--- flow/constraint.sdc ---
create_clock -name core_clock -period 5.41 [get_ports {clock}]
set_input_delay 1.0820 -clock core_clock [delete_from_list [all_inputs] [get_ports {clock}]]
set_output_delay 1.0820 -clock core_clock [all_outputs]
set_load 0.01 [all_outputs]
--- flow/config.mk ---
export PLATFORM = sky130hd
export DESIGN_NAME = eight_stage_mult
export DESIGN_NICKNAME = eight_stage_mult
export VERILOG_FILES = /design/flow/design.v
export SDC_FILE = /design/flow/constraint.sdc
export NUM_CORES = 4
export LEC_CHECK = 0
export CAP_MARGIN = 20
export CORE_MARGIN = 2
export CORE_UTILIZATION = 61
export CTS_CLUSTER_SIZE = 63
export SETUP_SLACK_MARGIN = -0.52
export SLEW_MARGIN = 20
--- flow/design.v ---
module single_stage_mult(clock, reset, 
                         product_in,  mplier_in,  mcand_in,  bmask_in,  inst_valid_in, dest_reg_in, NPC_in,
                         br_rec_en_1, br_rec_en_2, br_marker_1, br_marker_2, br_mispre_1, br_mispre_2,
                         product_out, mplier_out, mcand_out, bmask_out, inst_valid_out, dest_reg_out, NPC_out);
  input clock, reset, inst_valid_in;
  input [3:0]  bmask_in;
  input [63:0] product_in, mplier_in, mcand_in;
  input [5:0] dest_reg_in;
  input [63:0] NPC_in;
  input br_rec_en_1, br_rec_en_2;
  input [2:0] br_marker_1, br_marker_2;
  input br_mispre_1, br_mispre_2;
  output reg inst_valid_out;
  output reg [3:0]  bmask_out;
  output reg [63:0] mplier_out, mcand_out;
  output reg [5:0] dest_reg_out;
  output reg [63:0] NPC_out;
  output wire [63:0] product_out;
  reg  [63:0] prod_in_reg, partial_prod_reg;
  wire [63:0] partial_product, next_mplier, next_mcand;
  assign product_out = prod_in_reg + partial_prod_reg;
  assign partial_product = mplier_in[15:0] * mcand_in;
  assign next_mplier = {16'b0,mplier_in[63:16]};
  assign next_mcand = {mcand_in[47:0],16'b0};
  always @(posedge clock)
  begin
    prod_in_reg      <= product_in;
    partial_prod_reg <= partial_product;
    mplier_out       <= next_mplier;
    mcand_out        <= next_mcand;
  end
  reg next_inst_valid_out;
  reg [3:0] next_bmask_out;
  always@(*) begin
    next_inst_valid_out = inst_valid_in;
    next_bmask_out       = bmask_in;
    if( br_rec_en_1 & br_mispre_1 & bmask_in[br_marker_1] ) next_inst_valid_out = 0;
    else if( br_rec_en_2 & br_mispre_2 & bmask_in[br_marker_2] ) next_inst_valid_out = 0;
    if( br_rec_en_1 ) next_bmask_out[br_marker_1] = 0;
    if( br_rec_en_2 ) next_bmask_out[br_marker_2] = 0;
  end
  always@(posedge clock)
  begin
    if(reset) begin
      inst_valid_out <= 1'b0;
      bmask_out      <= 0;
      NPC_out        <= 0;
      dest_reg_out   <= 6'd31;
    end
    else begin
      inst_valid_out <= next_inst_valid_out;
      bmask_out      <= next_bmask_out;
      NPC_out        <= NPC_in;
      dest_reg_out   <= dest_reg_in;
    end
  end
endmodule
module eight_stage_mult(clock, reset,
                        mplier, mcand, bmask_in, inst_valid_in, dest_reg_in, NPC_in,
                        br_rec_en_1, br_rec_en_2, br_marker_1, br_marker_2, br_mispre_1, br_mispre_2,
                        bmask_out, product, inst_valid_out, dest_reg_out, NPC_out);
  input clock, reset, inst_valid_in;
  input [5:0] dest_reg_in;
  input [63:0] NPC_in;
  input [3:0]  bmask_in;
  input [63:0] mcand, mplier;
  input br_rec_en_1, br_rec_en_2;
  input [2:0] br_marker_1, br_marker_2;
  input br_mispre_1, br_mispre_2;
  output [3:0]  bmask_out;
  output [63:0] product;
  output inst_valid_out;
  output [5:0] dest_reg_out;
  output [63:0] NPC_out;
  wire [63:0] mcand_out, mplier_out;
  wire [(3*4) -1:0] internal_bmask;
  wire [(3*6) -1:0] internal_dest_reg;
  wire [(3*64)-1:0] internal_products, internal_mcands, internal_mpliers, internal_NPC;
  wire [(3*1)- 1:0] internal_inst_valid_outs;
  single_stage_mult mstage [3:0] 
    (.clock(clock),
     .reset(reset),
     .product_in({internal_products,64'h0}),
     .mplier_in({internal_mpliers,mplier}),
     .mcand_in({internal_mcands,mcand}),
     .bmask_in({internal_bmask, bmask_in}),
     .inst_valid_in({internal_inst_valid_outs,inst_valid_in}),
     .dest_reg_in({internal_dest_reg, dest_reg_in}),
     .NPC_in({internal_NPC, NPC_in}),
     .br_rec_en_1(br_rec_en_1),
     .br_rec_en_2(br_rec_en_2),
     .br_marker_1(br_marker_1),
     .br_marker_2(br_marker_2),
     .br_mispre_1(br_mispre_1),
     .br_mispre_2(br_mispre_2),
     .product_out({product,internal_products}),
     .mplier_out({mplier_out,internal_mpliers}),
     .mcand_out({mcand_out,internal_mcands}),
     .bmask_out({bmask_out, internal_bmask}),
     .inst_valid_out({inst_valid_out,internal_inst_valid_outs}),
     .dest_reg_out({dest_reg_out, internal_dest_reg}),
     .NPC_out({NPC_out, internal_NPC})
    );
endmodule
--- flow/run.sh ---
#!/bin/bash
# the make line also repeats each setting of config.mk as NAME=value (left out here)
make -C /OpenROAD-flow-scripts/flow DESIGN_CONFIG=/design/flow/config.mk WORK_HOME=/design/flow/orfs CLKGATE_MAP_FILE= finish
==> impl_results.rst, run 1 <==
Metrics
=======

.. list-table::
   :header-rows: 1

   * - Metric
     - Value
   * - Clock-pin slew of the registers on the worst-case setup and hold paths
     - 0.06 ns
   * - Number of routed nets with antenna violations
     - 0
   * - Placer Congestion
     - 0.965
   * - Crit start category
     - input pin
   * - CTS H-tree depth
     - 3
   * - Capture point of the critical path
     - mstage[0].partial_prod_reg[63]$_DFF_P_
   * - Gate count after technology mapping
     - 9,018
   * - Final total negative setup slack
     - -69.11 ns
   * - Largest stage delay on the critical path
     - 0.61 ns
   * - Slowest CP cell
     - fa_1
   * - Most common reg cell
     - dfxtp_1
   * - Reg2reg setup slack
     - -1.26 ns
   * - Pin count of the biggest net entering global routing
     - 169
   * - # setup viols final
     - 102
   * - Overall chip area
     - 0.142 sq mm
   * - Yosys warns
     - 1
   * - Later-pin clock latency in the skew report
     - 0.74 ns
   * - Crit path top cell by count
     - fa_1
   * - Port bufs
     - 353
   * - Critical path origin
     - mplier[15]
   * - Yosys xor share
     - 0.0350
   * - Reasons for failing layout checks
     - negative setup slack
   * - Mean Syn Cell Area
     - 9.40 sq um
   * - Ranking of synthesized cells by instance count
     - inv_1 (1,867), fa_1 (1,667), nand2_1 (1,542)
   * - Placed wire-length estimate after detailed placement
     - 191 mm
   * - Yosys Instances
     - 9,018
   * - Distinct lib cells
     - 80
   * - Area after DPL
     - 0.0976 sq mm
   * - Setup repair after global routing missed its margin
     - true
   * - Adder-cell area share of the yosys netlist
     - 0.452
   * - Mux frac, synth
     - 0.00213
   * - Net count after synthesis
     - 11.3k
   * - Fmax
     - 149 MHz
   * - Crit path time final
     - 6.72 ns
   * - Filler-free cell count of the finished design
     - 12.0k
   * - Main combinational cell family by area after synthesis
     - adder cells
   * - Signed area change from the synthesized netlist to the final layout
     - 24.1%
   * - Clock root cell
     - clkbuf_16
   * - Worst max-slew margin expressed relative to the limit
     - 0.303
   * - Final period util
     - 1.24
   * - Cts hold-fix bufs
     - 0
   * - Worst-case hold path end point
     - mstage[3].prod_in_reg[8]$_DFF_P_
   * - Drt first pass iters
     - 6
   * - Remaining routing DRC violations
     - 0
   * - Total wire length
     - 241 mm
   * - Worst reg2reg startpoint
     - mstage[0].mplier_out[4]$_DFF_P_
   * - Hold Path Cell Cnt
     - 0
   * - WHS
     - 0.287 ns
   * - Number of logic stages on the critical path including buffering
     - 26
   * - TritonCTS clock tree
     - done
   * - Number of enable-type register cells in the synthesized netlist
     - 0
   * - Yosys stat chip area
     - 0.0848 sq mm
   * - Area share of the leading cell type in the synthesized netlist
     - 0.394
   * - Slew at the pin closest to its max-slew limit
     - 1.04 ns
   * - Arrival time at the worst endpoint
     - 7.32 ns
   * - Initial antenna violation count
     - 14
   * - FF-to-FF path depth
     - 25
   * - Critical path's top delay family
     - adder cells
   * - Grt ovf
     - 0
   * - First-pass GRT wire length
     - 378 mm
   * - Leading cell type by number of instances after synthesis
     - inv_1
   * - Die height
     - 377 um
   * - Class of the tightest hold or removal check
     - flop to flop
   * - Worst endpoint required time
     - 6.01 ns
   * - Number of synthesized register bits
     - 844
   * - Async SR Flop Fraction
     - 0
   * - Seq share, synth
     - 0.199
   * - Area fraction in and, or, nand and nor cells
     - 0.159
   * - Final Core Density
     - 0.764
   * - Longest Clk Path Bufs
     - 3
   * - Placeable Area
     - 0.138 sq mm
   * - Reg-to-Reg End
     - mstage[1].partial_prod_reg[63]$_DFF_P_
   * - Routed vias/inst
     - 5.32
   * - I/O pins
     - 354
   * - Run status
     - finished with violations
   * - Via count of the first global-routing pass
     - 69.2k
   * - Total CTS buffers
     - 88
   * - Type of element capturing the critical path
     - flop
   * - CP Buf/Inv Count
     - 8
   * - Placement Rows
     - 136
   * - Number of clock sinks
     - 844
   * - Post-synth area hogs
     - fa_1 (39%), dfxtp_1 (20%), inv_1 (8.3%)
   * - Area of all placed cells without fillers
     - 0.105 sq mm
   * - Horizontal die dimension
     - 377 um
   * - Fin. Hold Viols
     - 0
   * - Detailed Route Iter0 Violations
     - 4,022
   * - Final nets
     - 12.4k
   * - FP Core Util
     - 0.616
   * - AND-OR/OR-AND Cells, Area Fraction
     - 0.0480
   * - Beginning of the worst hold path
     - mstage[2].prod_in_reg[8]$_DFF_P_
   * - Cell taking the most area after synthesis
     - fa_1
   * - Placed Instances
     - 11.7k
   * - Number of warnings in the stage logs
     - 40
   * - Highest fanout seen on the critical path
     - 11
   * - Final Max Tran Viols
     - 0
   * - DR vias
     - 63.9k
   * - Setup ws final
     - -1.31 ns
   * - Routed len/inst
     - 20.1 um
   * - Final clock skew
     - 0.0653 ns
   * - Startpoint-to-endpoint class of the critical path
     - input pin to flop
   * - Overall global routing resource usage
     - 0.345
   * - Count of maximum capacitance violations
     - 0
   * - Post-synth design cell area
     - 0.0848 sq mm
-- per-layer routing --
layer  routed length [um]  vias to the layer above  share of wire  GRT usage
met5                   57                        -        0.00024          0
met4                12400                        8          0.051      0.150
met3                21500                      613          0.089     0.0812
met2               116000                     2574           0.48      0.578
met1                91400                    32060           0.38      0.428
li1                     -                    28664              -          -
-- area by class of cell --
type / instances / area (sq um)
Timing Repair Buffer: 1503 / 14100
Inverter: 1868 / 7010
Tap cell: 1794 / 2240
Clock buffer: 107 / 2380
Multi-Input combinational cell: 5853 / 61700
Clock inverter: 54 / 772
Sequential cell: 844 / 17000
Fill cell: 9703 / 32400
Antenna cell: 3 / 7.51
-- metrics by stage --
| stage | worst slack [ns] |
|---|---|
| floorplan | -1.47 |
| global placement | -2.42 |
| detailed placement | -2.50 |
| CTS | -1.31 |
| global route | -1.51 |
| finish | -1.31 |
-- timing repair --
| item | CTS | global route |
|---|---|---|
| endpoints found under the setup margin | 89 | 89 |
| cloned | 14 | 7 |
| buffers inserted | 133 | 84 |
| resized | 533 | 410 |
| pin swaps | 244 | 283 |
==> run 2, diff against run 1 <==
- ABC_AREA: not set -> 0
- CELL_PAD_IN_SITES_DETAIL_PLACEMENT: not set -> 0
- CORE_UTILIZATION: 61 -> 56
- CTS_CLUSTER_SIZE: 63 -> 14
- GPL_TIMING_DRIVEN: not set -> 1
- MIN_ROUTING_LAYER: not set -> met1
- PLACE_DENSITY: not set -> 0.64
- SETUP_SLACK_MARGIN: -0.52 -> 0.58
- SLEW_MARGIN: 20 -> 15
- clock period: 5.41 -> 6.29 ns (I/O delays scaled with it)
==> run 2 against run 1 <==
The layout still fails its checks (negative setup slack). Area after synthesis did not move. Critical path depth fell by 2. Non-clock buffer count is 69 higher. Count of clock-buffer cells in the layout grew 13. Highest routed layer unchanged.
==> impl_results.rst, run 2 <==
Metrics
=======

.. list-table::
   :header-rows: 1

   * - Metric
     - Value
   * - CP Buf/Inv Count
     - 6
   * - Crit start category
     - input pin
   * - Pin count of the biggest net entering global routing
     - 205
   * - Post-synth area hogs
     - fa_1 (39%), dfxtp_1 (20%), inv_1 (8.3%)
   * - Arrival time at the worst endpoint
     - 7.39 ns
   * - Adder-cell area share of the yosys netlist
     - 0.452
   * - Uppermost layer routed
     - met5
   * - Mean Syn Cell Area
     - 9.40 sq um
   * - FP Core Util
     - 0.565
   * - Largest stage delay on the critical path
     - 0.58 ns
   * - Die height
     - 393 um
   * - # setup viols final
     - 49
   * - Worst max-slew margin expressed relative to the limit
     - 0.338
   * - Reg-to-Reg End
     - mstage[1].partial_prod_reg[63]$_DFF_P_
   * - Routed vias/inst
     - 5.21
   * - Grt ovf
     - 0
   * - Filler-free cell count of the finished design
     - 12.3k
   * - Most common reg cell
     - dfxtp_1
   * - Count of maximum capacitance violations
     - 0
   * - Mux frac, synth
     - 0.00213
   * - Clock-pin slew of the registers on the worst-case setup and hold paths
     - 0.07 ns
   * - Cts hold-fix bufs
     - 0
   * - Final clock skew
     - 0.0792 ns
   * - Met2 wirelength from detailed routing
     - 122 mm
   * - Beginning of the worst hold path
     - mstage[0].partial_prod_reg[49]$_DFF_P_
   * - CTS H-tree depth
     - 3
   * - Area share of the leading cell type in the synthesized netlist
     - 0.394
   * - Startpoint-to-endpoint class of the critical path
     - input pin to flop
   * - Horizontal die dimension
     - 393 um
   * - Worst-case hold path end point
     - mstage[1].prod_in_reg[49]$_DFF_P_
   * - Number of clock sinks
     - 844
   * - Setup ws final
     - -0.533 ns
   * - Critical path origin
     - mplier[13]
   * - Yosys stat chip area
     - 0.0848 sq mm
   * - Reg2reg setup slack
     - -0.45 ns
   * - Number of logic stages on the critical path including buffering
     - 24
   * - Distinct lib cells
     - 80
   * - Slowest CP cell
     - fa_1
   * - Placed Instances
     - 11.9k
   * - Signed area change from the synthesized netlist to the final layout
     - 27.0%
   * - Length of routed wiring on met1
     - 94.1 mm
   * - Async SR Flop Fraction
     - 0
   * - Number of routed nets with antenna violations
     - 0
   * - Run status
     - finished with violations
   * - Placement Rows
     - 142
   * - Final Core Density
     - 0.717
   * - Placed wire-length estimate after detailed placement
     - 193 mm
   * - Port bufs
     - 353
   * - Net count after synthesis
     - 11.3k
   * - Clock root cell
     - clkbuf_16
   * - Yosys Instances
     - 9,018
   * - Longest Clk Path Bufs
     - 3
   * - Number of warnings in the stage logs
     - 37
   * - Overall global routing resource usage
     - 0.325
   * - Worst endpoint required time
     - 6.86 ns
   * - Later-pin clock latency in the skew report
     - 0.76 ns
   * - Hold Path Cell Cnt
     - 0
   * - Fin. Hold Viols
     - 0
   * - Total wire length
     - 247 mm
   * - Setup repair after global routing missed its margin
     - true
   * - Area fraction in and, or, nand and nor cells
     - 0.159
   * - Critical path's top delay family
     - adder cells
   * - Final nets
     - 12.5k
   * - Detailed Route Iter0 Violations
     - 3,703
   * - Class of the tightest hold or removal check
     - flop to flop
   * - Type of element capturing the critical path
     - flop
   * - First-pass GRT wire length
     - 385 mm
   * - Gate count after technology mapping
     - 9,018
   * - Placeable Area
     - 0.150 sq mm
   * - Post-synth design cell area
     - 0.0848 sq mm
   * - Ranking of synthesized cells by instance count
     - inv_1 (1,867), fa_1 (1,667), nand2_1 (1,542)
   * - Slew at the pin closest to its max-slew limit
     - 0.986 ns
   * - FF-to-FF path depth
     - 26
   * - Yosys warns
     - 1
   * - Main combinational cell family by area after synthesis
     - adder cells
   * - Final Max Tran Viols
     - 0
   * - Routed len/inst
     - 20.0 um
   * - Total CTS buffers
     - 93
   * - Final period util
     - 1.08
   * - Initial antenna violation count
     - 13
   * - Yosys xor share
     - 0.0350
   * - Cell taking the most area after synthesis
     - fa_1
   * - Diodes inserted
     - 0
   * - Reasons for failing layout checks
     - negative setup slack
   * - Capture point of the critical path
     - mstage[0].partial_prod_reg[48]$_DFF_P_
   * - Via count of the first global-routing pass
     - 69.7k
   * - Post-placement setup slack
     - -1.85 ns
   * - AND-OR/OR-AND Cells, Area Fraction
     - 0.0480
   * - Drt first pass iters
     - 6
   * - Remaining routing DRC violations
     - 0
   * - Placer Congestion
     - 0.961
   * - Number of synthesized register bits
     - 844
   * - Worst reg2reg startpoint
     - mstage[0].mcand_out[31]$_DFF_P_
   * - Crit path top cell by count
     - fa_1
   * - Number of enable-type register cells in the synthesized netlist
     - 0
   * - I/O pins
     - 354
   * - TritonCTS clock tree
     - done
   * - Met3 routed wirelength
     - 18.5 mm
   * - Seq share, synth
     - 0.199
   * - Overall chip area
     - 0.155 sq mm
   * - Highest fanout seen on the critical path
     - 6
   * - Leading cell type by number of instances after synthesis
     - inv_1
   * - Fmax
     - 147 MHz
   * - CP Cell Sequence
     - buf_6 > buf_12 > buf_6 > and2_1 > fa_1 > fa_1 > fa_1 > fa_2 > fa_1 > inv_1 > fa_1 > inv_2 > ha_4 > buf_6 > a21o_1 > a21oi_2 > o21ai_2 > a31o_4 > o2111ai_4 > a21oi_4 > a221o_2 > a2111oi_4 > o41ai_2 > xor2_1
   * - DR vias
     - 64.2k
   * - Crit path time final
     - 6.82 ns
==> run 2: final cells by class <==
class                           count  area (sq um)
Tap cell                         2016          2520
Clock inverter                     52           678
Multi-Input combinational cell   5853         62400
Timing Repair Buffer             1572         15500
Fill cell                       11197         42400
Inverter                         1868          7010
Clock buffer                      120          2590
Sequential cell                   844         17000
==> run 2: timing repair <==
| action | CTS | global route |
|---|---|---|
| buffers inserted | 200 | 73 |
| endpoints found under the hold margin | 0 | 0 |
| endpoints found under the setup margin | 96 | 98 |
| gates cloned | 24 | 3 |
| pin swaps | 353 | 287 |
| resized | 707 | 445 |
==> run 2: metal layers <==
metal	vias up	track usage
met2	2312	0.555
met3	632	0.0659
met1	32408	0.402
met5	-	0
li1	28816	-
met4	8	0.138
==> run 2: per-stage QoR <==
step	hold slack, ns	TNS [ns]	instance area, sq um
detailed placement	0.312	-70.24	97400
floorplan	0.310	-13.27	86400
CTS	0.264	-8.65	105000
finish	0.276	-11.17	108000
global route	0.264	-18.48	108000
global placement	0.311	-66.91	97400
==> run 3, diff against run 2 <==
- ABC_AREA: 0 -> 1
- CAP_MARGIN: 20 -> 40
- CELL_PAD_IN_SITES_DETAIL_PLACEMENT: 0 -> not set
- CELL_PAD_IN_SITES_GLOBAL_PLACEMENT: not set -> 2
- CORE_UTILIZATION: 56 -> 20
- CTS_CLUSTER_SIZE: 14 -> 79
- GPL_TIMING_DRIVEN: 1 -> not set
- HOLD_SLACK_MARGIN: not set -> 0.05
- MIN_ROUTING_LAYER: met1 -> not set
- PLACE_DENSITY: 0.64 -> 0.6
- SETUP_SLACK_MARGIN: 0.58 -> not set
- SLEW_MARGIN: 15 -> 20
- clock period: 6.29 -> 9.0 ns (I/O delays scaled with it)
==> run 3 against run 2 <==
The run now finishes clean. Area after synthesis up 7.2%. Sequential cell count unchanged.
==> impl_results.rst, run 3 <==
Metrics
=======

.. list-table::
   :header-rows: 1

   * - Metric
     - Value
   * - Die height
     - 678 um
   * - Clock root cell
     - clkbuf_16
   * - Crit path top cell by count
     - fa_1
   * - Reg-to-Reg End
     - mstage[1].partial_prod_reg[63]$_DFF_P_
   * - CTS H-tree depth
     - 3
   * - Fill cells
     - 50.3k
   * - Drt first pass iters
     - 5
   * - Port bufs
     - 353
   * - Crit path time final
     - 7.66 ns
   * - Ranking of synthesized cells by instance count
     - inv_1 (3,127), nand2_1 (2,879), fa_1 (1,667)
   * - # setup viols final
     - 0
   * - Number of logic stages on the critical path including buffering
     - 22
   * - Worst endpoint required time
     - 9.74 ns
   * - Yosys stat chip area
     - 0.0909 sq mm
   * - Slew at the pin closest to its max-slew limit
     - 0.890 ns
   * - Total CTS buffers
     - 111
   * - Number of synthesized register bits
     - 844
   * - Final nets
     - 13.9k
   * - Placer Congestion
     - 0.875
   * - Post-synth area hogs
     - fa_1 (37%), dfxtp_1 (19%), inv_1 (13%)
   * - Later-pin clock latency in the skew report
     - 0.89 ns
   * - DR vias
     - 68.9k
   * - Class of the tightest hold or removal check
     - flop to flop
   * - CP Cell Sequence
     - clkdlybuf4s50_1 > buf_4 > nand2_1 > fa_1 > inv_1 > fa_1 > fa_1 > fa_1 > fa_1 > inv_1 > fa_1 > inv_1 > ha_1 > nand2_1 > nor2_1 > inv_1 > nor2_1 > inv_1 > nor3_1 > nand3_1 > nand3_1 > xor2_1
   * - Fmax
     - 131 MHz
   * - Main combinational cell family by area after synthesis
     - adder cells
   * - Yosys xor share
     - 0.0241
   * - Via count of the first global-routing pass
     - 74.7k
   * - Area fraction in and, or, nand and nor cells
     - 0.171
   * - Yosys warns
     - 1
   * - Area after DPL
     - 0.102 sq mm
   * - Detailed Route Iter0 Violations
     - 3,705
   * - Run status
     - finished clean
   * - Leading cell type by number of instances after synthesis
     - inv_1
   * - Highest fanout seen on the critical path
     - 13
   * - Setup Fix Bufs, Post-CTS
     - 0
   * - Mux frac, synth
     - 0
   * - FF-to-FF path depth
     - 23
   * - Final clock skew
     - 0.108 ns
   * - Placed wire-length estimate after detailed placement
     - 274 mm
   * - Grt ovf
     - 0
   * - Placement Rows
     - 247
   * - Initial antenna violation count
     - 40
   * - Count of maximum capacitance violations
     - 0
   * - Adder-cell area share of the yosys netlist
     - 0.421
   * - Signed area change from the synthesized netlist to the final layout
     - 17.2%
   * - Overall chip area
     - 0.460 sq mm
   * - I/O pins
     - 354
   * - Number of warnings in the stage logs
     - 32
   * - Routed len/inst
     - 18.8 um
   * - Hold Path Cell Cnt
     - 0
   * - Critical path's top delay family
     - adder cells
   * - Capture point of the critical path
     - mstage[0].partial_prod_reg[51]$_DFF_P_
   * - Worst max-slew margin expressed relative to the limit
     - 0.407
   * - Longest Clk Path Bufs
     - 4
   * - Beginning of the worst hold path
     - mstage[0].partial_prod_reg[29]$_DFF_P_
   * - Async SR Flop Fraction
     - 0
   * - Cts hold-fix bufs
     - 0
   * - Number of clock sinks
     - 844
   * - Final Max Tran Viols
     - 0
   * - Area share of the leading cell type in the synthesized netlist
     - 0.367
   * - Total wire length
     - 333 mm
   * - Seq share, synth
     - 0.186
   * - TritonCTS clock tree
     - done
   * - Pin count of the biggest net entering global routing
     - 78
   * - Gate count after technology mapping
     - 11.4k
   * - AND-OR/OR-AND Cells, Area Fraction
     - 0.0435
   * - Startpoint-to-endpoint class of the critical path
     - input pin to flop
   * - Final total negative setup slack
     - 0 ns
   * - Distinct lib cells
     - 54
   * - Slowest CP cell
     - clkdlybuf4s50_1
   * - Net count after synthesis
     - 13.7k
   * - Crit start category
     - input pin
   * - Number of routed nets with antenna violations
     - 0
   * - Number of enable-type register cells in the synthesized netlist
     - 0
   * - Horizontal die dimension
     - 678 um
   * - Clock-pin slew of the registers on the worst-case setup and hold paths
     - 0.06 ns
   * - Routed vias/inst
     - 3.88
   * - Post-placement setup slack
     - 0.473 ns
   * - Mean Syn Cell Area
     - 7.95 sq um
   * - Final period util
     - 0.851
   * - Placeable Area
     - 0.452 sq mm
   * - PostCTS Resize Cnt
     - 0
   * - CP Buf/Inv Count
     - 7
   * - Worst reg2reg startpoint
     - mstage[0].mplier_out[1]$_DFF_P_
   * - Arrival time at the worst endpoint
     - 8.40 ns
   * - Reg2reg setup slack
     - 2.04 ns
   * - Setup ws final
     - 1.34 ns
   * - Setup repair after global routing missed its margin
     - false
   * - Fin. Hold Viols
     - 0
   * - Overall global routing resource usage
     - 0.145
   * - Remaining routing DRC violations
     - 0
   * - Yosys Instances
     - 11.4k
   * - Critical path origin
     - mcand[28]
   * - Area of all placed cells without fillers
     - 0.106 sq mm
   * - Final Core Density
     - 0.235
   * - FP Core Util
     - 0.201
   * - Cell taking the most area after synthesis
     - fa_1
   * - Largest stage delay on the critical path
     - 0.96 ns
   * - Most common reg cell
     - dfxtp_1
   * - Type of element capturing the critical path
     - flop
   * - First-pass GRT wire length
     - 500 mm
   * - Worst-case hold path end point
     - mstage[1].prod_in_reg[29]$_DFF_P_
   * - Post-synth design cell area
     - 0.0909 sq mm
[run 3: per-layer routing]
layer	share of wire	routed length (um)	track usage
met1	0.46	155000	0.197
met2	0.48	161000	0.252
met3	0.034	11200	0.0148
met4	0.019	6250	0.0268
met5	0.00048	160	0
[run 3: area by class of cell]
class	count	area, sq um	share of cell area
Clock inverter	74	975	0.00915
Timing Repair Buffer	666	6370	0.0598
Sequential cell	844	16900	0.159
Clock buffer	130	3000	0.0282
Multi-Input combinational cell	6914	60000	0.563
Antenna cell	9	22.5	0.000212
Inverter	3136	11800	0.111
Tap cell	5976	7480	0.0702
[run 3: stage by stage]
| stage | hold WS (ns) | instances |
|---|---|---|
| after floorplan | 0.310 | 11435 |
| after global placement | 0.311 | 17503 |
| after detailed placement | 0.312 | 17534 |
| after CTS | 0.237 | 17738 |
| after global routing | 0.246 | 17744 |
| final | 0.244 | 17749 |
==> run 4, diff against run 3 <==
- CAP_MARGIN: 40 -> 20
- CELL_PAD_IN_SITES_DETAIL_PLACEMENT: not set -> 2
- CELL_PAD_IN_SITES_GLOBAL_PLACEMENT: 2 -> not set
- CORE_MARGIN: 2 -> 3
- CORE_UTILIZATION: 20 -> 40
- CTS_CLUSTER_SIZE: 79 -> 84
- GPL_ROUTABILITY_DRIVEN: not set -> 0
- GPL_TIMING_DRIVEN: not set -> 0
- HOLD_SLACK_MARGIN: 0.05 -> not set
- MAX_ROUTING_LAYER: not set -> met4
- MIN_ROUTING_LAYER: not set -> met2
- PLACE_DENSITY: 0.6 -> not set
- SLEW_MARGIN: 20 -> 40
- clock period: 9.0 -> 10.3 ns (I/O delays scaled with it)
==> run 4 against run 3 <==
The flow now stops in global routing. Area after synthesis unchanged. Die size decreased by 49%. Synthesized cell count did not move.
==> impl_results.rst, run 4 <==
Physical design figures
=======================

.. list-table::
   :header-rows: 1

   * - Metric
     - Value
   * - Run status
     - aborted with a tool error
   * - Last flow stage reached
     - global routing
   * - Run-stopping error
     - [ERROR GRT-0116] Global routing finished with congestion. Check the congestion regions in the DRC Viewer.
   * - Placeable Area
     - 0.225 sq mm
   * - Distinct lib cells
     - 54
   * - I/O pins
     - 354
   * - Number of enable-type register cells in the synthesized netlist
     - 0
   * - Port bufs
     - 336
   * - Yosys xor share
     - 0.0241
   * - Gate count after technology mapping
     - 11.4k
   * - Die height
     - 483 um
   * - Cts hold-fix bufs
     - 0
   * - Total CTS buffers
     - 96
   * - Grt ovf
     - 12.3k
   * - Number of synthesized register bits
     - 844
   * - Net count after synthesis
     - 13.7k
   * - Longest Clk Path Bufs
     - 3
   * - Mux frac, synth
     - 0
   * - Yosys Instances
     - 11.4k
   * - Most common reg cell
     - dfxtp_1
   * - Main combinational cell family by area after synthesis
     - adder cells
   * - Mean Syn Cell Area
     - 7.95 sq um
   * - PostCTS Resize Cnt
     - 0
   * - Horizontal die dimension
     - 483 um
   * - Async SR Flop Fraction
     - 0
   * - FP Core Util
     - 0.403
   * - Overall chip area
     - 0.233 sq mm
   * - Adder-cell area share of the yosys netlist
     - 0.421
   * - Area fraction in and, or, nand and nor cells
     - 0.171
   * - Leading cell type by number of instances after synthesis
     - inv_1
   * - Placement Rows
     - 174
   * - Yosys stat chip area
     - 0.0909 sq mm
   * - Clock root cell
     - clkbuf_16
   * - Yosys warns
     - 1
   * - AND-OR/OR-AND Cells, Area Fraction
     - 0.0435
   * - Post-synth design cell area
     - 0.0909 sq mm
   * - Overall global routing resource usage
     - 1.01
   * - Placed wire-length estimate after detailed placement
     - 504 mm
   * - Area share of the leading cell type in the synthesized netlist
     - 0.367
   * - Post-synth area hogs
     - fa_1 (37%), dfxtp_1 (19%), inv_1 (13%)
   * - Number of clock sinks
     - 844
   * - Ranking of synthesized cells by instance count
     - inv_1 (3,127), nand2_1 (2,879), fa_1 (1,667)
   * - Setup Fix Bufs, Post-CTS
     - 0
   * - Cell taking the most area after synthesis
     - fa_1
   * - CTS H-tree depth
     - 3
   * - Seq share, synth
     - 0.186
==> run 4: routing by layer <==
layer | overflow | global-route usage
met1 | - | -
met3 | 5582 | 1.07
met5 | - | -
met2 | 4637 | 1.01
met4 | 2088 | 0.916
==> run 4: metrics by stage <==
step                 util  std cells  setup slack (ns)  cell area (sq um)
CTS                 0.449      14933             0.134             101000
detailed placement  0.435      14763            -0.429              98000
global placement    0.435      14763             0.843              98000
floorplan               -      11435              2.87              90900
==> run 5, diff against run 4 <==
- ABC_AREA: 1 -> not set
- CELL_PAD_IN_SITES_DETAIL_PLACEMENT: 2 -> not set
- CORE_MARGIN: 3 -> 2
- CORE_UTILIZATION: 40 -> 57
- CTS_CLUSTER_SIZE: 84 -> not set
- GPL_ROUTABILITY_DRIVEN: 0 -> not set
- GPL_TIMING_DRIVEN: 0 -> not set
- MAX_ROUTING_LAYER: met4 -> not set
- MIN_ROUTING_LAYER: met2 -> not set
- SETUP_SLACK_MARGIN: not set -> 1.21
- SLEW_MARGIN: 40 -> 20
- clock period: 10.3 -> 5.41 ns (I/O delays scaled with it)
==> run 5 against run 4 <==
The layout now fails its checks (negative setup slack). Synthesized cell count decreased by 21%. Area after synthesis decreased by 6.7%. Die size decreased by 35%.
==> impl_results.rst, run 5 <==
Metrics
=======

.. list-table::
   :header-rows: 1

   * - Metric
     - Value
   * - Number of logic stages on the critical path including buffering
     - 26
   * - Highest fanout seen on the critical path
     - 7
   * - Yosys warns
     - 1
   * - Drt first pass iters
     - 6
   * - Reasons for failing layout checks
     - negative setup slack
   * - Mean Syn Cell Area
     - 9.40 sq um
   * - Later-pin clock latency in the skew report
     - 0.75 ns
   * - Post-synth area hogs
     - fa_1 (39%), dfxtp_1 (20%), inv_1 (8.3%)
   * - Number of warnings in the stage logs
     - 40
   * - Remaining routing DRC violations
     - 0
   * - Total CTS buffers
     - 91
   * - Longest Clk Path Bufs
     - 3
   * - AND-OR/OR-AND Cells, Area Fraction
     - 0.0480
   * - Clock root cell
     - clkbuf_16
   * - DR vias
     - 64.5k
   * - Adder-cell area share of the yosys netlist
     - 0.452
   * - Placer Congestion
     - 0.943
   * - Detailed Route Iter0 Violations
     - 3,991
   * - Fin. Hold Viols
     - 0
   * - Final period util
     - 1.25
   * - Overall chip area
     - 0.152 sq mm
   * - FF-to-FF path depth
     - 26
   * - Number of enable-type register cells in the synthesized netlist
     - 0
   * - CTS H-tree depth
     - 3
   * - Worst-case hold path end point
     - mstage[3].prod_in_reg[15]$_DFF_P_
   * - Ranking of synthesized cells by instance count
     - inv_1 (1,867), fa_1 (1,667), nand2_1 (1,542)
   * - Worst reg2reg startpoint
     - mstage[0].mplier_out[1]$_DFF_P_
   * - Class of the tightest hold or removal check
     - flop to flop
   * - Overall global routing resource usage
     - 0.333
   * - Fmax
     - 148 MHz
   * - Main combinational cell family by area after synthesis
     - adder cells
   * - Largest stage delay on the critical path
     - 0.59 ns
   * - # setup viols final
     - 97
   * - Routed vias/inst
     - 5.23
   * - Critical path origin
     - mstage[0].mplier_out[1]$_DFF_P_
   * - FP Core Util
     - 0.574
   * - Area of all placed cells without fillers
     - 0.108 sq mm
   * - Final Core Density
     - 0.732
   * - Crit path top cell by count
     - fa_1
   * - Worst max-slew margin expressed relative to the limit
     - 0.322
   * - Count of maximum capacitance violations
     - 0
   * - Placed wire-length estimate after detailed placement
     - 196 mm
   * - Slowest CP cell
     - fa_1
   * - Run status
     - finished with violations
   * - Total wire length
     - 249 mm
   * - Capture point of the critical path
     - mstage[1].partial_prod_reg[63]$_DFF_P_
   * - Grt ovf
     - 0
   * - Placed Instances
     - 11.9k
   * - Number of clock sinks
     - 844
   * - Yosys Instances
     - 9,018
   * - Yosys stat chip area
     - 0.0848 sq mm
   * - Horizontal die dimension
     - 390 um
   * - Leading cell type by number of instances after synthesis
     - inv_1
   * - Setup repair after global routing missed its margin
     - true
   * - Placeable Area
     - 0.148 sq mm
   * - Pin count of the biggest net entering global routing
     - 173
   * - Area fraction in and, or, nand and nor cells
     - 0.159
   * - Final nets
     - 12.6k
   * - Cell taking the most area after synthesis
     - fa_1
   * - First-pass GRT wire length
     - 389 mm
   * - Worst endpoint required time
     - 6.01 ns
   * - Beginning of the worst hold path
     - mstage[2].prod_in_reg[15]$_DFF_P_
   * - Post-synth design cell area
     - 0.0848 sq mm
   * - Final clock skew
     - 0.0843 ns
   * - Hold Path Cell Cnt
     - 0
   * - Critical path's top delay family
     - adder cells
   * - Reg-to-Reg End
     - mstage[1].partial_prod_reg[63]$_DFF_P_
   * - Gate count after technology mapping
     - 9,018
   * - Reg2reg setup slack
     - -1.33 ns
   * - Yosys xor share
     - 0.0350
   * - Startpoint-to-endpoint class of the critical path
     - flop to flop
   * - Routed len/inst
     - 20.2 um
   * - Slew at the pin closest to its max-slew limit
     - 1.02 ns
   * - Distinct lib cells
     - 80
   * - Mux frac, synth
     - 0.00213
   * - Port bufs
     - 353
   * - Arrival time at the worst endpoint
     - 7.34 ns
   * - Seq share, synth
     - 0.199
   * - CP Buf/Inv Count
     - 7
   * - Most common reg cell
     - dfxtp_1
   * - Area after DPL
     - 0.0984 sq mm
   * - Async SR Flop Fraction
     - 0
   * - Final total negative setup slack
     - -75.69 ns
   * - Number of routed nets with antenna violations
     - 0
   * - TritonCTS clock tree
     - done
   * - Final Max Tran Viols
     - 0
   * - Signed area change from the synthesized netlist to the final layout
     - 27.5%
   * - Number of synthesized register bits
     - 844
   * - Filler-free cell count of the finished design
     - 12.3k
   * - Initial antenna violation count
     - 14
   * - I/O pins
     - 354
   * - Cts hold-fix bufs
     - 0
   * - Fill cells
     - 11.0k
   * - Clock-pin slew of the registers on the worst-case setup and hold paths
     - 0.07 ns
   * - Via count of the first global-routing pass
     - 69.7k
   * - Type of element capturing the critical path
     - flop
   * - Setup ws final
     - -1.33 ns
   * - Crit start category
     - flop
   * - Net count after synthesis
     - 11.3k
   * - Placement Rows
     - 141
   * - Die height
     - 390 um
   * - Crit path time final
     - 6.74 ns
   * - Area share of the leading cell type in the synthesized netlist
     - 0.394
## run 5: routing by layer
layer  up-vias  global-route usage  share of wire
met1     32504               0.421           0.38
li1      28987                   -              -
met3       548              0.0754          0.087
met5         -                   0        0.00032
met4        12               0.123          0.042
met2      2456               0.560           0.49
## run 5: through the flow
step	setup WS (ns)	hold slack, ns
final	-1.33	0.291
after detailed placement	-2.89	0.312
after global routing	-1.54	0.305
after global placement	-2.69	0.310
after CTS	-1.27	0.296
after floorplan	-1.47	0.310
## run 5: cell type report
type                       count  area (sq um)  share of cell area
antenna                        7          17.5            0.000162
clock buffer                 120          2530              0.0234
clock inverter                47           786             0.00727
inverter                    1868          7010              0.0649
multi-input combinational   5853         62200               0.575
sequential                   844         17100               0.158
tap                         1930          2410              0.0223
timing repair buffer        1664         16100               0.149
## run 5: what timing repair did
item | CTS | global route
gates cloned | 21 | 6
buffers inserted | 194 | 74
setup endpoints to repair | 141 | 144
resized | 710 | 342
pin swaps | 284 | 170
==> run 6, diff against run 5 <==
- CORE_UTILIZATION: 57 -> 72
- CTS_CLUSTER_SIZE: not set -> 36
- PLACE_DENSITY: not set -> 0.63
- SETUP_SLACK_MARGIN: 1.21 -> not set
- clock period: 5.41 -> 6.46 ns (I/O delays scaled with it)
==> run 6 against run 5 <==
Still fails the layout checks on negative setup slack. Sequential share of layout area rose by 0.49 points. Synthesized cell count did not move. Critical path depth down 1. Sequential cell count stayed put. Critical endpoint is now mstage[0].partial_prod_reg[63]$_DFF_P_.
==> impl_results.rst, run 6 <==
Metrics
=======

.. list-table::
   :header-rows: 1

   * - Metric
     - Value
   * - Post-placement setup slack
     - -1.68 ns
   * - Yosys Instances
     - 9,018
   * - CTS H-tree depth
     - 3
   * - Routed len/inst
     - 23.3 um
   * - Fill cells
     - 5,079
   * - Longest Clk Path Bufs
     - 3
   * - Clock root cell
     - clkbuf_16
   * - Total CTS buffers
     - 85
   * - Crit start category
     - input pin
   * - Via count of the first global-routing pass
     - 73.7k
   * - I/O pins
     - 354
   * - Total wire length
     - 273 mm
   * - Grt ovf
     - 0
   * - Run status
     - finished with violations
   * - FP Core Util
     - 0.728
   * - Final period util
     - 1.19
   * - Final Core Density
     - 0.896
   * - Cell taking the most area after synthesis
     - fa_1
   * - Initial antenna violation count
     - 15
   * - Critical path origin
     - mplier[7]
   * - Count of maximum capacitance violations
     - 0
   * - Yosys stat chip area
     - 0.0848 sq mm
   * - Crit path time final
     - 7.72 ns
   * - Area share of the leading cell type in the synthesized netlist
     - 0.394
   * - First-pass GRT wire length
     - 383 mm
   * - FF-to-FF path depth
     - 26
   * - Highest fanout seen on the critical path
     - 8
   * - Slew at the pin closest to its max-slew limit
     - 1.11 ns
   * - Detailed Route Iter0 Violations
     - 7,362
   * - Number of enable-type register cells in the synthesized netlist
     - 0
   * - Final clock skew
     - 0.0844 ns
   * - Drt first pass iters
     - 22
   * - Post-synth design cell area
     - 0.0848 sq mm
   * - Arrival time at the worst endpoint
     - 8.35 ns
   * - Remaining routing DRC violations
     - 0
   * - Capture point of the critical path
     - mstage[0].partial_prod_reg[63]$_DFF_P_
   * - Class of the tightest hold or removal check
     - flop to flop
   * - Startpoint-to-endpoint class of the critical path
     - input pin to flop
   * - Setup ws final
     - -1.26 ns
   * - Die height
     - 347 um
   * - Adder-cell area share of the yosys netlist
     - 0.452
   * - DR vias
     - 69.9k
   * - Async SR Flop Fraction
     - 0
   * - Worst reg2reg startpoint
     - mstage[0].mplier_out[1]$_DFF_P_
   * - Number of routed nets with antenna violations
     - 0
   * - Placement Rows
     - 125
   * - Cts hold-fix bufs
     - 0
   * - Reasons for failing layout checks
     - negative setup slack
   * - Yosys xor share
     - 0.0350
   * - Area fraction in and, or, nand and nor cells
     - 0.159
   * - Overall chip area
     - 0.121 sq mm
   * - Critical path's top delay family
     - adder cells
   * - Hold Path Cell Cnt
     - 0
   * - Placed wire-length estimate after detailed placement
     - 182 mm
   * - Fmax
     - 130 MHz
   * - Port bufs
     - 353
   * - Mux frac, synth
     - 0.00213
   * - Ranking of synthesized cells by instance count
     - inv_1 (1,867), fa_1 (1,667), nand2_1 (1,542)
   * - Most common reg cell
     - dfxtp_1
   * - Pin count of the biggest net entering global routing
     - 144
   * - Filler-free cell count of the finished design
     - 11.7k
   * - Worst-case hold path end point
     - mstage[1].mplier_out[10]$_DFF_P_
   * - # setup viols final
     - 46
   * - Crit path top cell by count
     - fa_1
   * - Number of clock sinks
     - 844
   * - Distinct lib cells
     - 80
   * - Signed area change from the synthesized netlist to the final layout
     - 23.2%
   * - Slowest CP cell
     - fa_1
   * - Worst max-slew margin expressed relative to the limit
     - 0.254
   * - Placer Congestion
     - 0.975
   * - Reg-to-Reg End
     - mstage[1].partial_prod_reg[63]$_DFF_P_
   * - Clock-pin slew of the registers on the worst-case setup and hold paths
     - 0.06 ns
   * - Worst endpoint required time
     - 7.10 ns
   * - Placeable Area
     - 0.117 sq mm
   * - WHS
     - 0.289 ns
   * - Setup repair after global routing missed its margin
     - true
   * - Final nets
     - 12.4k
   * - Placed Instances
     - 11.3k
   * - Number of synthesized register bits
     - 844
   * - Main combinational cell family by area after synthesis
     - adder cells
   * - Beginning of the worst hold path
     - mstage[0].mplier_out[26]$_DFF_P_
   * - Final Max Tran Viols
     - 0
   * - Mean Syn Cell Area
     - 9.40 sq um
   * - CP Buf/Inv Count
     - 8
   * - TritonCTS clock tree
     - done
   * - Number of warnings in the stage logs
     - 41
   * - Number of logic stages on the critical path including buffering
     - 25
   * - Reg2reg setup slack
     - -0.41 ns
   * - Routed vias/inst
     - 5.96
   * - Overall global routing resource usage
     - 0.408
   * - Type of element capturing the critical path
     - flop
   * - Horizontal die dimension
     - 347 um
   * - Post-synth area hogs
     - fa_1 (39%), dfxtp_1 (20%), inv_1 (8.3%)
   * - AND-OR/OR-AND Cells, Area Fraction
     - 0.0480
   * - Net count after synthesis
     - 11.3k
   * - Later-pin clock latency in the skew report
     - 0.75 ns
   * - Fin. Hold Viols
     - 0
   * - Seq share, synth
     - 0.199
   * - Gate count after technology mapping
     - 9,018
   * - Leading cell type by number of instances after synthesis
     - inv_1
   * - Yosys warns
     - 1
   * - Largest stage delay on the critical path
     - 0.86 ns
-- run 6: layer usage --
layer,global-route usage,routed length (um)
met5,0,427
met4,0.219,24900
met3,0.109,34000
met2,0.685,127000
met1,0.481,86900
-- run 6: stage by stage --
stage / area [sq um] / setup TNS (ns)
2_1_floorplan: 85400 / -8.92
4_1_cts: 102000 / -5.89
3_5_place_dp: 95600 / -62.01
3_3_place_gp: 95600 / -58.24
5_1_grt: 104000 / -36.11
6_report: 104000 / -25.63
-- run 6: layout make-up --
class / instances / area (sq um) / area share
Multi-Input combinational cell: 5853 / 61400 / 0.588
Clock buffer: 112 / 2370 / 0.0227
Antenna cell: 12 / 30.0 / 0.000288
Inverter: 1868 / 7010 / 0.0672
Sequential cell: 844 / 17000 / 0.163
Tap cell: 1524 / 1910 / 0.0183
Timing Repair Buffer: 1469 / 14100 / 0.135
Clock inverter: 46 / 676 / 0.00647
-- run 6: repair_timing --
item                                    CTS  global route
cloned                                   13            22
pin swaps                               276           318
gates resized                           481           555
buffers inserted                        150           110
endpoints found under the setup margin   60            59
==> run 7, diff against run 6 <==
- ABC_AREA: not set -> 1
- CTS_CLUSTER_DIAMETER: not set -> 237
- CTS_CLUSTER_SIZE: 36 -> 15
- HOLD_SLACK_MARGIN: not set -> -0.07
- PLACE_DENSITY: 0.63 -> 0.37
- SETUP_SLACK_MARGIN: not set -> 0.94
- clock period: 6.46 -> 3.38 ns (I/O delays scaled with it)
==> run 7 against run 6 <==
Die size rose by 7.1%. Area after synthesis is 7.2% higher. Synthesized cell count is 27% higher. The flow now stops in global routing.
==> impl_results.rst, run 7 <==
Physical design figures
=======================

.. list-table::
   :header-rows: 1

   * - Metric
     - Value
   * - Run status
     - aborted with a tool error
   * - Last flow stage reached
     - global routing
   * - Run-stopping error
     - [ERROR GRT-0232] Routing congestion too high. Check the congestion heatmap in the GUI.
   * - Placer Congestion
     - 1.14
   * - Port bufs
     - 353
   * - I/O pins
     - 354
   * - Area share of the leading cell type in the synthesized netlist
     - 0.367
   * - AND-OR/OR-AND Cells, Area Fraction
     - 0.0435
   * - Most common reg cell
     - dfxtp_1
   * - Ranking of synthesized cells by instance count
     - inv_1 (3,127), nand2_1 (2,879), fa_1 (1,667)
   * - Clock root cell
     - clkbuf_16
   * - Leading cell type by number of instances after synthesis
     - inv_1
   * - Number of clock sinks
     - 844
   * - Total CTS buffers
     - 66
   * - Async SR Flop Fraction
     - 0
   * - Mux frac, synth
     - 0
   * - Overall global routing resource usage
     - 0.896
   * - Yosys warns
     - 1
   * - Longest Clk Path Bufs
     - 3
   * - Cell taking the most area after synthesis
     - fa_1
   * - Yosys stat chip area
     - 0.0909 sq mm
   * - Number of enable-type register cells in the synthesized netlist
     - 0
   * - Net count after synthesis
     - 13.7k
   * - Number of synthesized register bits
     - 844
   * - Die height
     - 359 um
   * - CTS H-tree depth
     - 3
   * - Main combinational cell family by area after synthesis
     - adder cells
   * - Mean Syn Cell Area
     - 7.95 sq um
   * - Overall chip area
     - 0.129 sq mm
   * - Horizontal die dimension
     - 359 um
   * - Grt ovf
     - 1,894
   * - FP Core Util
     - 0.725
   * - Area fraction in and, or, nand and nor cells
     - 0.171
   * - Post-synth design cell area
     - 0.0909 sq mm
   * - Area after DPL
     - 0.106 sq mm
   * - Distinct lib cells
     - 54
   * - Yosys xor share
     - 0.0241
   * - Post-synth area hogs
     - fa_1 (37%), dfxtp_1 (19%), inv_1 (13%)
   * - Placeable Area
     - 0.125 sq mm
   * - Yosys Instances
     - 11.4k
   * - Adder-cell area share of the yosys netlist
     - 0.421
   * - Cts hold-fix bufs
     - 0
   * - Gate count after technology mapping
     - 11.4k
   * - Placed wire-length estimate after detailed placement
     - 253 mm
   * - Placement Rows
     - 130
   * - Seq share, synth
     - 0.186
[run 7: metal layers]
layer | track usage | GRT overflow
met5 | 0.553 | 13
met4 | 0.958 | 584
met3 | 0.797 | 104
met2 | 1.02 | 1119
met1 | 0.858 | 74
[run 7: metrics by stage]
stage               setup TNS [ns]  instances  utilization  setup WS, ns
CTS                        -284.34      14114        0.868         -2.45
detailed placement         -344.39      14014        0.842         -3.28
global placement           -327.56      14014        0.842         -3.14
floorplan                  -240.83      11435            -         -2.15
[run 7: what timing repair did]
action	in CTS
setup endpoints to repair	165
buffers inserted	22
gates cloned	3
pin swaps	69
gates resized	311
==> run 8, diff against run 7 <==
- ABC_AREA: 1 -> not set
- CORE_UTILIZATION: 72 -> 66
- CTS_CLUSTER_DIAMETER: 237 -> not set
- CTS_CLUSTER_SIZE: 15 -> not set
- HOLD_SLACK_MARGIN: -0.07 -> not set
- PLACE_DENSITY: 0.37 -> 0.6
- SETUP_SLACK_MARGIN: 0.94 -> 0.61
- clock period: 3.38 -> 5.08 ns (I/O delays scaled with it)
==> run 8 against run 7 <==
Now fails the layout checks on antenna violations, negative setup slack. Synthesized cell count is 21% lower. Die size is 1.7% higher. Area after synthesis is 6.7% lower.
==> impl_results.rst, run 8 <==
Metrics
=======

.. list-table::
   :header-rows: 1

   * - Metric
     - Value
   * - Run status
     - finished with violations
   * - Reasons for failing layout checks
     - antenna violations, negative setup slack
   * - Die height
     - 362 um
   * - Area after DPL
     - 0.0984 sq mm
   * - Worst-case hold path end point
     - mstage[1].prod_in_reg[16]$_DFF_P_
   * - Signed area change from the synthesized netlist to the final layout
     - 28.6%
   * - Yosys warns
     - 1
   * - Area of all placed cells without fillers
     - 0.109 sq mm
   * - Most common reg cell
     - dfxtp_1
   * - Number of logic stages on the critical path including buffering
     - 29
   * - Number of enable-type register cells in the synthesized netlist
     - 0
   * - Seq share, synth
     - 0.199
   * - Port bufs
     - 353
   * - Slew at the pin closest to its max-slew limit
     - 1.00 ns
   * - Adder-cell area share of the yosys netlist
     - 0.452
   * - Critical path's top delay family
     - adder cells
   * - Slowest CP cell
     - fa_2
   * - Placed Instances
     - 11.6k
   * - Post-synth area hogs
     - fa_1 (39%), dfxtp_1 (20%), inv_1 (8.3%)
   * - Placed wire-length estimate after detailed placement
     - 191 mm
   * - FF-to-FF path depth
     - 30
   * - Clock root cell
     - clkbuf_16
   * - Clock-pin slew of the registers on the worst-case setup and hold paths
     - 0.07 ns
   * - Crit start category
     - input pin
   * - Fill cells
     - 6,925
   * - Pin count of the biggest net entering global routing
     - 165
   * - Final Core Density
     - 0.855
   * - Number of synthesized register bits
     - 844
   * - Mux frac, synth
     - 0.00213
   * - Number of routed nets with antenna violations
     - 1
   * - Fmax
     - 147 MHz
   * - Remaining routing DRC violations
     - 0
   * - Cell taking the most area after synthesis
     - fa_1
   * - CP Buf/Inv Count
     - 10
   * - Area fraction in and, or, nand and nor cells
     - 0.159
   * - Capture point of the critical path
     - mstage[0].partial_prod_reg[63]$_DFF_P_
   * - # setup viols final
     - 108
   * - Longest Clk Path Bufs
     - 3
   * - Reg2reg setup slack
     - -1.63 ns
   * - Yosys xor share
     - 0.0350
   * - Fin. Hold Viols
     - 0
   * - Final clock skew
     - 0.0652 ns
   * - Post-placement setup slack
     - -2.74 ns
   * - Number of warnings in the stage logs
     - 44
   * - Type of element capturing the critical path
     - flop
   * - Beginning of the worst hold path
     - mstage[0].partial_prod_reg[16]$_DFF_P_
   * - Worst endpoint required time
     - 5.73 ns
   * - Placeable Area
     - 0.128 sq mm
   * - Setup ws final
     - -1.73 ns
   * - Highest fanout seen on the critical path
     - 3
   * - Count of maximum capacitance violations
     - 0
   * - Post-synth design cell area
     - 0.0848 sq mm
   * - Leading cell type by number of instances after synthesis
     - inv_1
   * - Critical path origin
     - mplier[11]
   * - Drt first pass iters
     - 7
   * - Yosys Instances
     - 9,018
   * - Routed vias/inst
     - 5.57
   * - FP Core Util
     - 0.665
   * - Worst max-slew margin expressed relative to the limit
     - 0.331
   * - Crit path time final
     - 6.81 ns
   * - MI comb area
     - 0.0627 sq mm
   * - AND-OR/OR-AND Cells, Area Fraction
     - 0.0480
   * - Final period util
     - 1.34
   * - Ranking of synthesized cells by instance count
     - inv_1 (1,867), fa_1 (1,667), nand2_1 (1,542)
   * - Startpoint-to-endpoint class of the critical path
     - input pin to flop
   * - Worst reg2reg startpoint
     - mstage[0].mplier_out[3]$_DFF_P_
   * - Total CTS buffers
     - 87
   * - Grt ovf
     - 0
   * - Final Max Tran Viols
     - 0
   * - Reg-to-Reg End
     - mstage[1].partial_prod_reg[55]$_DFF_P_
   * - Filler-free cell count of the finished design
     - 12.1k
   * - Detailed Route Iter0 Violations
     - 5,715
   * - Overall global routing resource usage
     - 0.393
   * - Number of clock sinks
     - 844
   * - Main combinational cell family by area after synthesis
     - adder cells
   * - FF/Latch Area
     - 0.0171 sq mm
   * - Later-pin clock latency in the skew report
     - 0.74 ns
   * - First-pass GRT wire length
     - 396 mm
   * - Final nets
     - 12.7k
   * - Yosys stat chip area
     - 0.0848 sq mm
   * - CTS H-tree depth
     - 3
   * - Async SR Flop Fraction
     - 0
   * - I/O pins
     - 354
   * - Largest stage delay on the critical path
     - 0.69 ns
   * - Arrival time at the worst endpoint
     - 7.47 ns
   * - DR vias
     - 67.5k
   * - TritonCTS clock tree
     - done
   * - WHS
     - 0.315 ns
   * - Initial antenna violation count
     - 14
   * - Placement Rows
     - 131
   * - Via count of the first global-routing pass
     - 73.2k
   * - Net count after synthesis
     - 11.3k
   * - Horizontal die dimension
     - 362 um
   * - Class of the tightest hold or removal check
     - flop to flop
   * - Routed len/inst
     - 21.6 um
   * - Overall chip area
     - 0.131 sq mm
   * - Cts hold-fix bufs
     - 0
   * - Gate count after technology mapping
     - 9,018
   * - Distinct lib cells
     - 80
   * - Area share of the leading cell type in the synthesized netlist
     - 0.394
   * - Final total negative setup slack
     - -110.74 ns
   * - Mean Syn Cell Area
     - 9.40 sq um
   * - Placer Congestion
     - 0.998
   * - Setup repair after global routing missed its margin
     - true
   * - Total wire length
     - 262 mm
   * - Hold Path Cell Cnt
     - 0
## run 8: cell type report
cell class / instances / share of cell area
multi-input cells: 5853 / 0.576
flip-flops and latches: 844 / 0.157
repair buffers: 1732 / 0.155
inverters: 1868 / 0.0644
clock buffers: 108 / 0.0214
well taps: 1662 / 0.0191
clock inverters: 50 / 0.00724
diodes: 11 / 0.000253
## run 8: repair_timing
action,CTS,global route
cloned,24,12
setup endpoints to repair,136,136
buffers inserted,196,88
gates resized,887,412
pin swaps,347,276
## run 8: layer usage
metal | vias up | GRT usage | routed length (um) | part of all wire
met5 | - | 0 | 115 | 0.00044
met4 | 18 | 0.203 | 18200 | 0.069
met3 | 1192 | 0.114 | 29000 | 0.11
met2 | 3795 | 0.657 | 126000 | 0.48
met1 | 33382 | 0.459 | 89300 | 0.34
li1 | 29116 | - | - | -
==> run 9, diff against run 8 <==
- ABC_AREA: not set -> 1
- CORE_UTILIZATION: 66 -> 72
- CTS_CLUSTER_DIAMETER: not set -> 237
- CTS_CLUSTER_SIZE: not set -> 15
- HOLD_SLACK_MARGIN: not set -> -0.07
- PLACE_DENSITY: 0.6 -> 0.37
- clock period: 5.08 -> 3.38 ns (I/O delays scaled with it)
==> run 9 against run 8 <==
The flow now stops in global routing. Die size is 1.7% lower. Synthesized cell count is 27% higher. Area after synthesis is 7.2% higher.
==> impl_results.rst, run 9 <==
Physical design figures
=======================

.. list-table::
   :header-rows: 1

   * - Metric
     - Value
   * - Run-stopping error
     - [ERROR GRT-0232] Routing congestion too high. Check the congestion heatmap in the GUI.
   * - Adder-cell area share of the yosys netlist
     - 0.421
   * - Overall chip area
     - 0.129 sq mm
   * - Area fraction in and, or, nand and nor cells
     - 0.171
   * - Most common reg cell
     - dfxtp_1
   * - FP Core Util
     - 0.725
   * - Cell taking the most area after synthesis
     - fa_1
   * - Die height
     - 359 um
   * - Last flow stage reached
     - global routing
   * - Post-synth design cell area
     - 0.0909 sq mm
   * - Grt ovf
     - 1,894
   * - CTS H-tree depth
     - 3
   * - Horizontal die dimension
     - 359 um
   * - AND-OR/OR-AND Cells, Area Fraction
     - 0.0435
   * - Longest Clk Path Bufs
     - 3
   * - Net count after synthesis
     - 13.7k
   * - Mux frac, synth
     - 0
   * - Run status
     - aborted with a tool error
   * - Yosys Instances
     - 11.4k
   * - Ranking of synthesized cells by instance count
     - inv_1 (3,127), nand2_1 (2,879), fa_1 (1,667)
   * - Yosys xor share
     - 0.0241
   * - Placeable Area
     - 0.125 sq mm
   * - Port bufs
     - 353
   * - Gate count after technology mapping
     - 11.4k
   * - Seq share, synth
     - 0.186
   * - Number of clock sinks
     - 844
   * - Clock root cell
     - clkbuf_16
   * - Distinct lib cells
     - 54
   * - Post-placement setup slack
     - -3.28 ns
   * - Yosys warns
     - 1
   * - Number of synthesized register bits
     - 844
   * - Overall global routing resource usage
     - 0.896
   * - Placed Instances
     - 14.0k
   * - Leading cell type by number of instances after synthesis
     - inv_1
   * - Placer Congestion
     - 1.14
   * - I/O pins
     - 354
   * - Async SR Flop Fraction
     - 0
   * - Mean Syn Cell Area
     - 7.95 sq um
   * - Number of enable-type register cells in the synthesized netlist
     - 0
   * - Placement Rows
     - 130
   * - Area share of the leading cell type in the synthesized netlist
     - 0.367
   * - Placed wire-length estimate after detailed placement
     - 253 mm
   * - Main combinational cell family by area after synthesis
     - adder cells
   * - Total CTS buffers
     - 66
   * - Yosys stat chip area
     - 0.0909 sq mm
   * - Post-synth area hogs
     - fa_1 (37%), dfxtp_1 (19%), inv_1 (13%)
[run 9: through the flow]
| step | cell area [sq um] |
|---|---|
| after floorplan | 92700 |
| after global placement | 106000 |
| after detailed placement | 106000 |
| after CTS | 109000 |
[run 9: what timing repair did]
action | in CTS
resized | 311
gates cloned | 3
hold buffers | 0
pin swaps | 69
endpoints found under the setup margin | 159
setup buffers | 22
[run 9: layer usage]
metal	overflow	global-route usage
met1	74	0.858
met4	584	0.958
met2	1119	1.02
met3	104	0.797
met5	13	0.553
==> run 10, diff against run 9 <==
- ABC_AREA: 1 -> not set
- CORE_UTILIZATION: 72 -> 60
- CTS_CLUSTER_DIAMETER: 237 -> not set
- CTS_CLUSTER_SIZE: 15 -> 59
- HOLD_SLACK_MARGIN: -0.07 -> not set
- PLACE_DENSITY: 0.37 -> not set
- SETUP_SLACK_MARGIN: 0.61 -> -0.52
- clock period: 3.38 -> 5.41 ns (I/O delays scaled with it)
==> run 10 against run 9 <==
Now fails the layout checks on negative setup slack. Synthesized cell count fell by 21%. Die size up 12%. Area after synthesis down 6.7%.
==> impl_results.rst, run 10 <==
Metrics
=======

.. list-table::
   :header-rows: 1

   * - Metric
     - Value
   * - Drt first pass iters
     - 7
   * - Main combinational cell family by area after synthesis
     - adder cells
   * - Clock-pin slew of the registers on the worst-case setup and hold paths
     - 0.07 ns
   * - # setup viols final
     - 101
   * - Met3 routed wirelength
     - 21.8 mm
   * - Yosys warns
     - 1
   * - Post-placement setup slack
     - -2.64 ns
   * - Placed wire-length estimate after detailed placement
     - 194 mm
   * - Total CTS buffers
     - 88
   * - Mux frac, synth
     - 0.00213
   * - Total wire length
     - 244 mm
   * - Reasons for failing layout checks
     - negative setup slack
   * - Area share of the leading cell type in the synthesized netlist
     - 0.394
   * - Uppermost layer routed
     - met5
   * - Die height
     - 380 um
   * - Class of the tightest hold or removal check
     - flop to flop
   * - Overall chip area
     - 0.144 sq mm
   * - Startpoint-to-endpoint class of the critical path
     - flop to flop
   * - Slew at the pin closest to its max-slew limit
     - 1.20 ns
   * - Largest stage delay on the critical path
     - 0.61 ns
   * - Worst reg2reg startpoint
     - mstage[0].mcand_out[22]$_DFF_P_
   * - Number of routed nets with antenna violations
     - 0
   * - Final Max Tran Viols
     - 0
   * - Worst max-slew margin expressed relative to the limit
     - 0.193
   * - First-pass GRT wire length
     - 383 mm
   * - Area fraction in and, or, nand and nor cells
     - 0.159
   * - Slowest CP cell
     - fa_2
   * - FP Core Util
     - 0.606
   * - CP Buf/Inv Count
     - 6
   * - Setup ws final
     - -1.29 ns
   * - MI comb area
     - 0.0621 sq mm
   * - Fin. Hold Viols
     - 0
   * - Number of warnings in the stage logs
     - 40
   * - Setup repair after global routing missed its margin
     - true
   * - Highest fanout seen on the critical path
     - 3
   * - Number of synthesized register bits
     - 844
   * - Horizontal die dimension
     - 380 um
   * - Fill cells
     - 10.1k
   * - TritonCTS clock tree
     - done
   * - I/O pins
     - 354
   * - Crit path top cell by count
     - fa_1
   * - Post-synth area hogs
     - fa_1 (39%), dfxtp_1 (20%), inv_1 (8.3%)
   * - Final nets
     - 12.4k
   * - Yosys stat chip area
     - 0.0848 sq mm
   * - Placeable Area
     - 0.140 sq mm
   * - Gate count after technology mapping
     - 9,018
   * - Overall global routing resource usage
     - 0.343
   * - Leading cell type by number of instances after synthesis
     - inv_1
   * - Worst endpoint required time
     - 5.98 ns
   * - Remaining routing DRC violations
     - 0
   * - Post-synth design cell area
     - 0.0848 sq mm
   * - Yosys Instances
     - 9,018
   * - Yosys xor share
     - 0.0350
   * - CTS H-tree depth
     - 3
   * - Run status
     - finished with violations
   * - Adder-cell area share of the yosys netlist
     - 0.452
   * - FF/Latch Area
     - 0.0171 sq mm
   * - Fmax
     - 149 MHz
   * - Crit start category
     - flop
   * - Critical path origin
     - mstage[0].mcand_out[22]$_DFF_P_
   * - Count of maximum capacitance violations
     - 0
   * - Placer Congestion
     - 1.05
   * - Async SR Flop Fraction
     - 0
run 10: routing by layer:
metal	global-route usage	up-vias
met1	0.427	32099
met5	0	-
met3	0.0855	633
met4	0.140	10
li1	-	28621
met2	0.572	2510
run 10: area by class of cell:
type / instances / share of cell area
clock buffer: 108 / 0.0226
multi-input combinational: 5853 / 0.589
inverter: 1868 / 0.0665
clock inverter: 54 / 0.00726
sequential: 844 / 0.162
timing repair buffer: 1487 / 0.131
antenna: 3 / 0.0000712
tap: 1876 / 0.0222
run 10: metrics by stage:
| stage | cells | setup TNS, ns |
|---|---|---|
| after floorplan | 9018 | -54.18 |
| after global placement | 11786 | -141.60 |
| after detailed placement | 11786 | -146.85 |
| after CTS | 12031 | -65.26 |
| after global routing | 12090 | -90.33 |
| final | 12093 | -73.80 |
run 10: repair_timing:
action                                  CTS  global route
hold buffers                              0             0
buffers inserted                        148            84
pin swaps                               322           214
endpoints found under the setup margin   91            84
hold endpoints to repair                  0             0
gates cloned                             16             2
resized                                 724           286
